==> flow/design.v (excerpt) <==
module cordic_stage (clk, reset, X_i, Y_i, Z_i, X_O, Y_O, Z_O);
Size: roughly 7000 cells after synthesis, about 780 flip-flops, ~58000 µm² of cells after synthesis.
clock: 3.17 ns
lec_check: 0
cap_margin: 20
core_margin: 2
core_utilization: 70
cts_cluster_diameter: 28
cts_cluster_size: 32
setup_slack_margin: 0.43
slew_margin: 20
run.sh (not shown) runs the stock make flow with config.mk's settings and CLKGATE_MAP_FILE=.
The first run ended with an error in global routing (5_1_grt).
Rerun with:
- CTS_CLUSTER_DIAMETER: 28 -> 25
After rerunning:
- The changed run died in global routing (5_1_grt)
- area after synthesis does not change
- die area is unchanged
- synthesized cell count stays the same
Rerun with:
- CTS_CLUSTER_DIAMETER: 25 -> not set
- CTS_CLUSTER_SIZE: 32 -> not set
- PLACE_DENSITY: not set -> 0.35
- SETUP_SLACK_MARGIN: 0.43 -> 0.92
Effect: The new run finished but fails on setup timing. Die size is unchanged. Area after synthesis is unchanged. Synthesized cell count does not change.

========
try-fjord:
cordic_stage again, from the RTL that the note above started with.
clock: 1.39 ns
lec_check: 0
abc_area: 1
cap_margin: 20
core_margin: 2
core_utilization: 72
cts_cluster_diameter: 400
cts_cluster_size: 15
place_density: 0.42
setup_slack_margin: -0.07
slew_margin: 20
Status(try-fjord) = ERROR, stage = detailed placement
Edits applied to the flow inputs when going from try-fjord to try-raven:
# try-fjord
export LEC_CHECK = 0
export ABC_AREA = 1
export CAP_MARGIN = 20
export CORE_MARGIN = 2
export CORE_UTILIZATION = 72
export CTS_CLUSTER_DIAMETER = 400
export CTS_CLUSTER_SIZE = 15
export PLACE_DENSITY = 0.42
export SETUP_SLACK_MARGIN = -0.07
export SLEW_MARGIN = 20
create_clock -name core_clock -period 1.39 [get_ports {clk}]
# try-raven
export LEC_CHECK = 0
export CAP_MARGIN = 20
export CORE_MARGIN = 2
export CORE_UTILIZATION = 72
export CTS_CLUSTER_DIAMETER = 357
export CTS_CLUSTER_SIZE = 32
export SLEW_MARGIN = 20
create_clock -name core_clock -period 2.85 [get_ports {clk}]
--- outcome ---
For try-raven, the flow was terminated by a tool error in global routing and produced no final design. Area inside the core boundary in try-raven is 3100 sq um below try-fjord. Going from try-fjord to try-raven, instance tally after logic synthesis shrinks by 22%. The multiplexer share of the synthesized area in try-raven sits 2.0 points above the value recorded for try-fjord. try-raven: synthesis area per yosys 2200 sq um below try-fjord. Mean instance size in the synthesized netlist: try-raven vs try-fjord up about 23%. A dominant non-sequential cell family after synthesis of AND-OR/OR-AND gates is what try-raven shows, while simple AND/OR/NAND/NOR gates belongs to try-fjord. try-raven vs try-fjord: synthesized area down.
[inputs] try-violet vs try-raven
# try-raven
export LEC_CHECK = 0
export CAP_MARGIN = 20
export CORE_MARGIN = 2
export CORE_UTILIZATION = 72
export CTS_CLUSTER_DIAMETER = 357
export CTS_CLUSTER_SIZE = 32
export SLEW_MARGIN = 20
create_clock -name core_clock -period 2.85 [get_ports {clk}]
# try-violet
export LEC_CHECK = 0
export CAP_MARGIN = 20
export CORE_MARGIN = 2
export CORE_UTILIZATION = 40
export MIN_ROUTING_LAYER = met2
export SLEW_MARGIN = 20
create_clock -name core_clock -period 2.39 [get_ports {clk}]
==> results <==
From the logs: try-violet reached the end of the flow and failed the layout checks with setup timing.
try-raven: it failed with a tool error in global routing, so there are no final results.
Die outline height went up by more than a quarter going from try-raven to try-violet.
Sequential element share of the synthesized area of try-raven is on par with try-violet.
Sort try-raven and try-violet by count of buffers added by post-CTS timing repair for setup, ascending, and try-raven comes first.
The following lists how try-yarrow was set up differently from try-violet:
# try-violet
export LEC_CHECK = 0
export CAP_MARGIN = 20
export CORE_MARGIN = 2
export CORE_UTILIZATION = 40
export MIN_ROUTING_LAYER = met2
export SLEW_MARGIN = 20
create_clock -name core_clock -period 2.39 [get_ports {clk}]
# try-yarrow
export LEC_CHECK = 0
export CAP_MARGIN = 20
export CORE_MARGIN = 2
export CORE_UTILIZATION = 72
export CTS_CLUSTER_DIAMETER = 139
export SLEW_MARGIN = 20
create_clock -name core_clock -period 2.73 [get_ports {clk}]
Results
try-yarrow: it failed during clock tree synthesis, and the tool reported DPL-0033. Against try-violet, placeable core region in try-yarrow came out better. Cell count after synthesis came out exactly the same in try-yarrow and try-violet. Overall die area delta for try-yarrow relative to try-violet: 65,000 sq um lower. Between try-yarrow and try-violet, it is try-yarrow whose row count is lower, by 36. On placed cell count, the lower figure sits with try-yarrow, not try-violet. Cmp try-yarrow and try-violet / placement-stage worst setup slack / lower: try-violet.

========
Starting RTL as in the previous note.
Settings: LEC_CHECK=0, ABC_AREA=1, CAP_MARGIN=20, CELL_PAD_IN_SITES_GLOBAL_PLACEMENT=2, CORE_MARGIN=2, CORE_UTILIZATION=47, GPL_ROUTABILITY_DRIVEN=0, GPL_TIMING_DRIVEN=1, MIN_ROUTING_LAYER=met1, SETUP_SLACK_MARGIN=0.04, SLEW_MARGIN=20; clock period 4.81 ns.
The baseline finished clean.
==> next run, changes <==
ABC_AREA = 0   (was 1)
MAX_ROUTING_LAYER = met4   (was default)
Register-to-register slack is worse by 520 ps.
Setup slack is better by 210 ps.
Fmax went up by a few percent.
==> next run, changes <==
ABC_AREA = default   (was 0)
CELL_PAD_IN_SITES_GLOBAL_PLACEMENT = default   (was 2)
CORE_UTILIZATION = 69   (was 47)
GPL_ROUTABILITY_DRIVEN = default   (was 0)
GPL_TIMING_DRIVEN = default   (was 1)
MAX_ROUTING_LAYER = default   (was met4)
MIN_ROUTING_LAYER = default   (was met1)
SETUP_SLACK_MARGIN = default   (was 0.04)
clock period = 2.09 ns   (was 4.81 ns; I/O delays follow)
=>
- This time the run died in 4_1_cts with DPL-0038
- die size came out lower by about 30%
- synthesized cell count is unchanged
- synthesized area stays the same

========
## job 101
Starting RTL as in the previous note.
clock: 4.98 ns
lec_check: 0
cap_margin: 10
cell_pad_in_sites_detail_placement: 2
cell_pad_in_sites_global_placement: 0
core_margin: 7
core_utilization: 15
cts_cluster_diameter: 68
cts_cluster_size: 43
gpl_routability_driven: 1
gpl_timing_driven: 0
max_routing_layer: met4
min_routing_layer: met1
place_density_lb_addon: 0.07
slew_margin: 0
tns_end_percent: 15
Every stage of the flow completed for job 101, and the final layout passed the timing, DRC and antenna checks.
Inputs modified between job 101 and job 102:
==> flow/config.mk <==
export PLATFORM = sky130hd
export DESIGN_NAME = cordic_stage
export DESIGN_NICKNAME = cordic_stage
export VERILOG_FILES = /design/flow/design.v
export SDC_FILE = /design/flow/constraint.sdc
export NUM_CORES = 4
export LEC_CHECK = 0
export ABC_AREA = 1
export CAP_MARGIN = 5
export CELL_PAD_IN_SITES_GLOBAL_PLACEMENT = 0
export CORE_MARGIN = 2
export CORE_UTILIZATION = 72
export CTS_CLUSTER_SIZE = 25
export GPL_ROUTABILITY_DRIVEN = 0
export GPL_TIMING_DRIVEN = 1
export MAX_ROUTING_LAYER = met4
export MIN_ROUTING_LAYER = met1
export PLACE_DENSITY = 0.65
export SETUP_SLACK_MARGIN = 0.5
export SLEW_MARGIN = 0
==> flow/constraint.sdc <==
create_clock -name core_clock -period 1.94 [get_ports {clk}]
set_input_delay 0.3880 -clock core_clock [delete_from_list [all_inputs] [get_ports {clk}]]
set_output_delay 0.3880 -clock core_clock [all_outputs]
set_load 0.01 [all_outputs]
Notes after the runs:
- Going from job 101 to job 102, the portion of the post-synthesis area used by sequential elements was found to have gone down by 1.0 points.
- [compare] base=job 101 new=job 102: post-synthesis chip area from yosys climbed 3.8%; core box area dropped about 80%; mean cell area of the mapped netlist dropped about 19%.
- The post-synthesis net count in job 101 is 0.803 times that in job 102.
- Of job 102 and job 101, the higher number of port buffers belongs to job 102.
- The area fraction in full adders, half adders and majority gates in job 102 sits 0.70 points below the value recorded for job 101.
- Comparing job 102 and job 101, the higher number of instances in the synthesized netlist was measured on job 102.
- Cmp job 102 and job 101 / fraction of synthesized cell area in xor and xnor cells / higher: job 101
- Post-synthesis cell area grows by a few percent when moving from job 101 to job 102.
- Job 102 vs job 101: total die size down in job 102
- Job 102 got as far as 3_5_place_dp, where a tool error ended the run.
Relative to job 102, the following input files were edited for job 103:
--- a/flow/config.mk
+++ b/flow/config.mk
@@ -8 +7,0 @@
-export ABC_AREA = 1
@@ -13 +12 @@
-export CTS_CLUSTER_SIZE = 25
+export CTS_CLUSTER_SIZE = 43
@@ -18,3 +17,2 @@
-export PLACE_DENSITY = 0.65
-export SETUP_SLACK_MARGIN = 0.5
-export SLEW_MARGIN = 0
+export PLACE_DENSITY_LB_ADDON = 0.01
+export SLEW_MARGIN = 40
==> flow/constraint.sdc <==
create_clock -name core_clock -period 3.04 [get_ports {clk}]
set_input_delay 0.6080 -clock core_clock [delete_from_list [all_inputs] [get_ports {clk}]]
set_output_delay 0.6080 -clock core_clock [all_outputs]
set_load 0.01 [all_outputs]
Findings:
Re number of buffers inserted by port buffering: no difference whatsoever between job 102 and job 103.
[job 103] flow finished | final checks: failed | reasons: setup timing
Proportion of synthesized flip-flops having asynchronous set or reset came out exactly the same in job 103 and job 102.
Width of the die went down slightly going from job 102 to job 103.
When job 103 is set beside job 102, its XOR/XNOR share of the synthesized area turns out to be 5.9 points larger.
### job 103 -> job 104
==> flow/config.mk <==
export PLATFORM = sky130hd
export DESIGN_NAME = cordic_stage
export DESIGN_NICKNAME = cordic_stage
export VERILOG_FILES = /design/flow/design.v
export SDC_FILE = /design/flow/constraint.sdc
export NUM_CORES = 4
export LEC_CHECK = 0
export CAP_MARGIN = 20
export CORE_MARGIN = 2
export CORE_UTILIZATION = 40
export SLEW_MARGIN = 20
==> flow/constraint.sdc <==
create_clock -name core_clock -period 3.52 [get_ports {clk}]
set_input_delay 0.7040 -clock core_clock [delete_from_list [all_inputs] [get_ports {clk}]]
set_output_delay 0.7040 -clock core_clock [all_outputs]
set_load 0.01 [all_outputs]
Findings:
Job 104 vs. job 103: sequential share of layout area moved up, worst setup slack higher.
Job 104 completed; timing, DRC and antenna clean
